// LASER
module LASER (
    input CLK,
    input RST,
    input [3:0] X,
    input [3:0] Y,
    output reg [3:0] C1X,
    output reg [3:0] C1Y,
    output reg [3:0] C2X,
    output reg [3:0] C2Y,
    output reg DONE);
Size in the first run: about 390 flip-flops, ~27 I/O pins.
==> flow/config.mk <==
export PLATFORM = sky130hd
export DESIGN_NAME = LASER
export DESIGN_NICKNAME = LASER
export VERILOG_FILES = /design/flow/design.v
export SDC_FILE = /design/flow/constraint.sdc
export NUM_CORES = 4
export LEC_CHECK = 0
export ABC_AREA = 1
export CAP_MARGIN = 0
export CELL_PAD_IN_SITES_DETAIL_PLACEMENT = 1
export CORE_MARGIN = 4
export CORE_UTILIZATION = 23
export CTS_CLUSTER_DIAMETER = 129
export GPL_TIMING_DRIVEN = 0
export HOLD_SLACK_MARGIN = 0.14
export MAX_ROUTING_LAYER = met4
export MIN_ROUTING_LAYER = met2
export PLACE_DENSITY_LB_ADDON = 0.02
export SLEW_MARGIN = 30
export TNS_END_PERCENT = 70
==> flow/constraint.sdc <==
create_clock -name core_clock -period 9.85 [get_ports {CLK}]
set_input_delay 1.9700 -clock core_clock [delete_from_list [all_inputs] [get_ports {CLK}]]
set_output_delay 1.9700 -clock core_clock [all_outputs]
set_load 0.01 [all_outputs]
run.sh (not shown) runs the stock make flow with config.mk's settings and CLKGATE_MAP_FILE=.
The starting point ran to the end with no violations.
Rerun with:
- ABC_AREA: 1 -> unset
- CAP_MARGIN: 0 -> 20
- CELL_PAD_IN_SITES_DETAIL_PLACEMENT: 1 -> unset
- CORE_MARGIN: 4 -> 2
- CORE_UTILIZATION: 23 -> 40
- CTS_CLUSTER_DIAMETER: 129 -> unset
- GPL_TIMING_DRIVEN: 0 -> unset
- HOLD_SLACK_MARGIN: 0.14 -> unset
- MAX_ROUTING_LAYER: met4 -> unset
- MIN_ROUTING_LAYER: met2 -> unset
- PLACE_DENSITY_LB_ADDON: 0.02 -> unset
- SLEW_MARGIN: 30 -> 20
- TNS_END_PERCENT: 70 -> unset
- clock period: 9.85 -> 6.5 ns (I/O delays scaled with it)
Effect: The new run finished with timing, DRC and antenna clean; setup slack gets worse by 1.9 ns; count of clock-buffer cells in the layout drops by 15; fmax grows by about 23%; global-route usage is lower by 2.7 points.
Rerun with:
- CORE_UTILIZATION: 40 -> 64
- SETUP_SLACK_MARGIN: unset -> 0.99
- clock period: 6.5 -> 3.77 ns (I/O delays scaled with it)
This time the run never finished: it broke off in 5_1_grt on DPL-0033.
Synthesized area is unchanged.
Synthesized cell count does not change.
Die size went down by 37%.
Rerun with:
- CORE_UTILIZATION: 64 -> 70
- CTS_CLUSTER_SIZE: unset -> 24
- SETUP_SLACK_MARGIN: 0.99 -> -0.31
- clock period: 3.77 -> 3.51 ns (I/O delays scaled with it)
=> Now the flow produced a layout that fails on negative setup slack. Synthesized area does not change. Die size falls by 8.4%. Synthesized cell count does not change.
Rerun with:
- ABC_AREA: unset -> 1
- CTS_CLUSTER_DIAMETER: unset -> 229
- CTS_CLUSTER_SIZE: 24 -> 15
- PLACE_DENSITY_LB_ADDON: unset -> 0.13
- SETUP_SLACK_MARGIN: -0.31 -> -0.18
After rerunning:
- The changed run finished but failed the layout checks on negative setup slack
- power decreases by about 12%
- wire length fell by 9.9%
- global-route usage fell by 4.6 points
- final area hardly moves
- worst setup slack improved by 1.1 ns
- utilization is lower by 2.8 points
- cell count climbs by about 20%
- sequential share of layout area hardly moves
- critical path depth goes up by 9

---

build 15:
Starting RTL as in the previous note.
Settings: LEC_CHECK=0, ABC_AREA=1, CAP_MARGIN=20, CELL_PAD_IN_SITES_GLOBAL_PLACEMENT=3, CORE_ASPECT_RATIO=1.42, CORE_MARGIN=6, CORE_UTILIZATION=63, CTS_CLUSTER_SIZE=91, GPL_ROUTABILITY_DRIVEN=0, GPL_TIMING_DRIVEN=1, HOLD_SLACK_MARGIN=-0.09, MAX_ROUTING_LAYER=met4, PLACE_DENSITY=0.53, SETUP_SLACK_MARGIN=-0.06, SLEW_MARGIN=30; clock period 10.0 ns.
Status: build 15 FAILED at global placement without I/O (3_1_place_gp_skip_io) (tool error)
Input changes introduced in build 19 (baseline for comparison: build 15):
- PLACE_DENSITY removed (was 0.53)
- CORE_ASPECT_RATIO removed (was 1.42)
- ABC_AREA removed (was 1)
- CORE_MARGIN changed from 6 to 2
- SETUP_SLACK_MARGIN removed (was -0.06)
- SLEW_MARGIN changed from 30 to 20
- CORE_UTILIZATION changed from 63 to 66
- HOLD_SLACK_MARGIN removed (was -0.09)
- CELL_PAD_IN_SITES_GLOBAL_PLACEMENT removed (was 3)
- CTS_CLUSTER_SIZE removed (was 91)
- GPL_ROUTABILITY_DRIVEN removed (was 0)
- GPL_TIMING_DRIVEN removed (was 1)
- MAX_ROUTING_LAYER removed (was met4)
- the clock period (ns, I/O delays scaled along) changed from 10.0 to 5.43
## What came out
- Reported for build 19 and build 15, number of flops mapped to enable cells by yosys turned out identical to the last digit.
- Compared with build 15, build 19 shows a higher die width.
- From build 15 to build 19 the numbers moved as follows: synthesized area now smaller, post-synthesis cell count from yosys -24%.
- Build 19 had finished all stages when the layout checks came back failing, citing negative setup slack.
- Against build 15, count of mapped cells out of synthesis in build 19 fell by more than 10%.
- Synthesized netlist net count shrinks by more than 10% when moving from build 15 to build 19.
- For the fraction of the mapped netlist area in simple logic gates, build 19 came in 11 points lower than build 15 did.
- Going from build 15 to build 19, standard-cell row count shrank by 13; register bit total from synthesis barely changed.
- Build 15 has higher die area than build 19.
[inputs] build 25 vs build 19
- SETUP_SLACK_MARGIN now -0.25, previously not set
- CTS_CLUSTER_SIZE now 18, previously not set
- CORE_UTILIZATION now 67, was 66
- the clock period (ns, I/O delays scaled along) now 3.51, was 5.43
### Flow results
Of build 25 and build 19, not a single run came through the flow clean.
Build 25: complete, dirty (negative setup slack)
The core of build 25 is more densely filled than that of build 19.
Going from build 19 to build 25, clock transition time at the flip-flop clock pins of the worst setup and hold paths saw little to no change; die area saw a decrease; area overhead of the layout relative to synthesis went up 2.9 points.
Cmp build 25 vs build 19: count of final setup violators higher in build 25
Cmp build 25 and build 19 / count of antenna diodes in the layout / higher: build 19
Comparing build 19 with build 25, the worst hold slack across all endpoints came out essentially unchanged.
Compared to build 19, build 25 has global-route wire length before repair 14000 um higher.

---

Starting RTL as in the previous note.
==> flow/config.mk <==
export PLATFORM = sky130hd
export DESIGN_NAME = LASER
export DESIGN_NICKNAME = LASER
export VERILOG_FILES = /design/flow/design.v
export SDC_FILE = /design/flow/constraint.sdc
export NUM_CORES = 4
export LEC_CHECK = 0
export CAP_MARGIN = 20
export CORE_MARGIN = 8
export CORE_UTILIZATION = 20
export CTS_CLUSTER_DIAMETER = 97
export MAX_ROUTING_LAYER = met5
export PLACE_DENSITY_LB_ADDON = 0.05
export SETUP_SLACK_MARGIN = 0.88
export SLEW_MARGIN = 20
==> flow/constraint.sdc <==
create_clock -name core_clock -period 4.82 [get_ports {CLK}]
set_input_delay 0.9640 -clock core_clock [delete_from_list [all_inputs] [get_ports {CLK}]]
set_output_delay 0.9640 -clock core_clock [all_outputs]
set_load 0.01 [all_outputs]
The first run ran to the end with violations: negative setup slack.
Edit:
- CORE_MARGIN: 8 -> 2
- CORE_UTILIZATION: 20 -> 31
- CTS_CLUSTER_DIAMETER: 97 -> unset
- MAX_ROUTING_LAYER: met5 -> unset
- PLACE_DENSITY_LB_ADDON: 0.05 -> unset
- SETUP_SLACK_MARGIN: 0.88 -> unset
- clock period: 4.82 -> 7.55 ns (I/O delays scaled with it)
Outcome: With this change the flow finished with timing, DRC and antenna clean. Design area fell by 17%. Clock power came out lower by 42%. Final cell count went down by 25%. Via count is lower by 9.0%. Count of clock-buffer cells in the layout goes down by 9. Synthesized area does not change. Wire length went down by 27%.
Edit:
- ABC_AREA: unset -> 1
- CORE_UTILIZATION: 31 -> 68
The new run passed the timing, DRC and antenna checks.
Combinational power fell by about 2%.
Sequential share of layout area rose by 0.60 points.
Die area fell by 53%.
Non-clock buffer count fell by 17.
Global-route usage rose by 16 points.
Setup slack gains 0.28 ns.
Synthesized area rose by 2.5%.
Cell area fell by 1.2%.
Sequential cell count stays the same.
Worst hold slack gains 0.012 ns.
Count of clock-buffer cells in the layout fell by 1.
Edit:
- CORE_UTILIZATION: 68 -> 67
- CTS_CLUSTER_SIZE: unset -> 15
- clock period: 7.55 -> 3.51 ns (I/O delays scaled with it)
The new run produced a layout that fails on negative setup slack.
Cell count came out higher by 14%.
Final area grows by 18%.
Flip-flop count does not change.
Die area climbs by 1.5%.
Edit:
- ABC_AREA: 1 -> unset
- CORE_UTILIZATION: 67 -> 64
- CTS_CLUSTER_SIZE: 15 -> unset
The changed run completed, yet does not pass: negative setup slack.
Area after synthesis is lower by about 2.4%.
Setup slack degrades by 0.51 ns.
Fmax is lower by about 8%.
Wire length is lower by about 17%.
Count of clock-buffer cells in the layout is lower by 2.
Power is higher by 0.33%.
Worst hold slack barely changes.
Edit:
- ABC_AREA: unset -> 1
- CORE_UTILIZATION: 64 -> 72
- clock period: 3.51 -> 7.55 ns (I/O delays scaled with it)
What happened: With this change the flow ran to the end with no violations; non-clock buffer count drops by 308; wire length came out higher by 4.5%; hold slack barely changes; first-iteration DRC count climbs by about 60%.

---

LASER again, from the RTL that the note above started with.
==> flow/design.v (excerpt) <==
module LASER (
    input CLK,
    input RST,
    input [3:0] X,
    input [3:0] Y,
    output reg [3:0] C1X,
    output reg [3:0] C1Y,
    output reg [3:0] C2X,
    output reg [3:0] C2Y,
    output reg DONE);
Settings: LEC_CHECK=0, CAP_MARGIN=20, CORE_MARGIN=2, CORE_UTILIZATION=40, GPL_ROUTABILITY_DRIVEN=1, GPL_TIMING_DRIVEN=0, HOLD_SLACK_MARGIN=0.16, PLACE_DENSITY_LB_ADDON=0.03, SLEW_MARGIN=20; clock period 9.96 ns.
The baseline completed with no timing, DRC or antenna violations.
Then changed:
- CORE_UTILIZATION: 40 -> 71
- CTS_CLUSTER_DIAMETER: default -> 109
- GPL_ROUTABILITY_DRIVEN: 1 -> default
- GPL_TIMING_DRIVEN: 0 -> default
- HOLD_SLACK_MARGIN: 0.16 -> default
- PLACE_DENSITY: default -> 0.63
- PLACE_DENSITY_LB_ADDON: 0.03 -> default
- clock period: 9.96 -> 5.43 ns (I/O delays scaled with it)
This time the run reached the layout checks and failed them: setup timing; register-to-register slack loses 3200 ps; utilization climbs by 46 points; final area goes up by roughly a tenth; power goes up by well over a third; final cell count shrinks by a few percent; die area goes down by well over a third.
Then changed:
- CTS_CLUSTER_DIAMETER: 109 -> default
- PLACE_DENSITY: 0.63 -> default
- PLACE_DENSITY_LB_ADDON: default -> 0.24
- SETUP_SLACK_MARGIN: default -> 1.57
This time the run did not get past global routing on ODB-0269.
Area after synthesis does not change.
Die size does not change.
Synthesized cell count is unchanged.
Then changed:
- CORE_UTILIZATION: 71 -> 72
- PLACE_DENSITY: default -> 0.67
- PLACE_DENSITY_LB_ADDON: 0.24 -> default
- SETUP_SLACK_MARGIN: 1.57 -> -0.32
The new run produced a layout that fails on setup timing.
Die size falls by 1.4%.
Area after synthesis does not change.
Synthesized cell count does not change.
Then changed:
- ABC_AREA: default -> 0
- CORE_UTILIZATION: 72 -> 67
- CTS_CLUSTER_SIZE: default -> 15
- PLACE_DENSITY: 0.67 -> default
- SETUP_SLACK_MARGIN: -0.32 -> 1.03
- clock period: 5.43 -> 3.51 ns (I/O delays scaled with it)
After rerunning: The new run finished but failed the layout checks on setup timing. Sequential power rose by about 47%. Register-to-register slack gets worse by 560 ps. Clock power is higher by 61%. Final cell count rises by 3.5%. Critical path depth stays the same. Global-route usage came out lower by 12 points. Worst setup slack got worse by 560 ps. Sequential cell count does not change. Power increases by 51%. Core utilization came out lower by 3.4 points. Wire length decreases by about 24%.
Then changed:
- ABC_AREA: 0 -> default
- CORE_UTILIZATION: 67 -> 71
- CTS_CLUSTER_SIZE: 15 -> default
- PLACE_DENSITY: default -> 0.65
- SETUP_SLACK_MARGIN: 1.03 -> 1.57
- clock period: 3.51 -> 5.43 ns (I/O delays scaled with it)
The changed run completed and failed the layout checks on setup timing.
Cell count shrinks by 3.4%.
Setup slack is better by 1200 ps.
Combinational power shrinks by 31%.
Power shrinks by 33%.
Sequential cell count stays the same.
Global-route usage grows by 10 points.
Final area shrinks by 1.5%.
Area after synthesis stays the same.

---

== north ==
LASER again, from the RTL that the note above started with.
make LEC_CHECK=0 CAP_MARGIN=40 CORE_MARGIN=2 CORE_UTILIZATION=67 CTS_CLUSTER_DIAMETER=370 CTS_CLUSTER_SIZE=18 SETUP_SLACK_MARGIN=0.89 SLEW_MARGIN=0 TNS_END_PERCENT=5 finish   # period 3.51 ns
What the final checks of north revealed, after a flow that finished every stage, was a layout that fails on negative setup slack.
Modified inputs, south compared to north
-- flow/config.mk --
<<< north, line 11
export CTS_CLUSTER_DIAMETER = 370
export CTS_CLUSTER_SIZE = 18
export SETUP_SLACK_MARGIN = 0.89
export SLEW_MARGIN = 0
export TNS_END_PERCENT = 5
>>> south, line 11
export CTS_CLUSTER_DIAMETER = 370
export CTS_CLUSTER_SIZE = 18
export SETUP_SLACK_MARGIN = -0.25
export SLEW_MARGIN = 20
[summary]
The logic gate fraction of the total cell area in south was higher than what north gave.
Re core utilization: south is 0.66 points up on north.
The critical path's slowest cell comes out sky130_fd_sc_hd__fa_1 in one run and sky130_fd_sc_hd__or4_4 in the other, namely in north and south respectively.
[compare] base=north new=south: flip-flop count held; total negative slack for setup checks went down 0.97 ns.
In south the implementation completed, yet the final layout does not meet the checks, the culprit being negative setup slack.

---

Starting RTL as in the previous note.
Settings: LEC_CHECK=0, ABC_AREA=1, CAP_MARGIN=20, CORE_MARGIN=2, CORE_UTILIZATION=70, CTS_CLUSTER_SIZE=15, GPL_ROUTABILITY_DRIVEN=0, PLACE_DENSITY_LB_ADDON=0.13, SETUP_SLACK_MARGIN=1.54, SLEW_MARGIN=20; clock period 5.4 ns.
The baseline produced a layout that fails on setup timing.
Rerun with:
ABC_AREA = unset   (was 1)
CORE_UTILIZATION = 40   (was 70)
CTS_CLUSTER_SIZE = unset   (was 15)
GPL_TIMING_DRIVEN = 0   (was unset)
PLACE_DENSITY_LB_ADDON = unset   (was 0.13)
SETUP_SLACK_MARGIN = -0.06   (was 1.54)
clock period = 6.5 ns   (was 5.4 ns; I/O delays follow)
Result: The changed run completed and failed the layout checks on setup timing. Sequential share of layout area is higher by 2.3 points. Count of clock-buffer cells in the layout rises by 2. Wire length falls by about a fifth. Worst setup slack gets better by 250 ps.

---

LASER again, from the RTL that the note above started with.
make LEC_CHECK=0 ABC_AREA=1 CAP_MARGIN=0 CELL_PAD_IN_SITES_DETAIL_PLACEMENT=1 CORE_MARGIN=2 CORE_UTILIZATION=40 CTS_CLUSTER_SIZE=70 GPL_ROUTABILITY_DRIVEN=1 GPL_TIMING_DRIVEN=0 HOLD_SLACK_MARGIN=0.14 MIN_ROUTING_LAYER=met1 PLACE_DENSITY=0.79 SLEW_MARGIN=20 finish   # period 9.96 ns
The baseline passed the timing, DRC and antenna checks.
Edit:
==> flow/config.mk (replaced) <==
export PLATFORM = sky130hd
export DESIGN_NAME = LASER
export DESIGN_NICKNAME = LASER
export VERILOG_FILES = /design/flow/design.v
export SDC_FILE = /design/flow/constraint.sdc
export NUM_CORES = 4
export LEC_CHECK = 0
export ABC_AREA = 1
export CAP_MARGIN = 20
export CORE_MARGIN = 2
export CORE_UTILIZATION = 70
export PLACE_DENSITY_LB_ADDON = 0.13
export SETUP_SLACK_MARGIN = -0.18
export SLEW_MARGIN = 20
==> flow/constraint.sdc (replaced) <==
create_clock -name core_clock -period 5.4 [get_ports {CLK}]
set_input_delay 1.0800 -clock core_clock [delete_from_list [all_inputs] [get_ports {CLK}]]
set_output_delay 1.0800 -clock core_clock [all_outputs]
set_load 0.01 [all_outputs]
The changed run reached the layout checks and failed them: negative setup slack.
Die size falls by 42%.
Maximum frequency rises by 32%.
Hold slack hardly moves.
Wire length rises by about 9%.
Power and IR drop assume default switching activity.
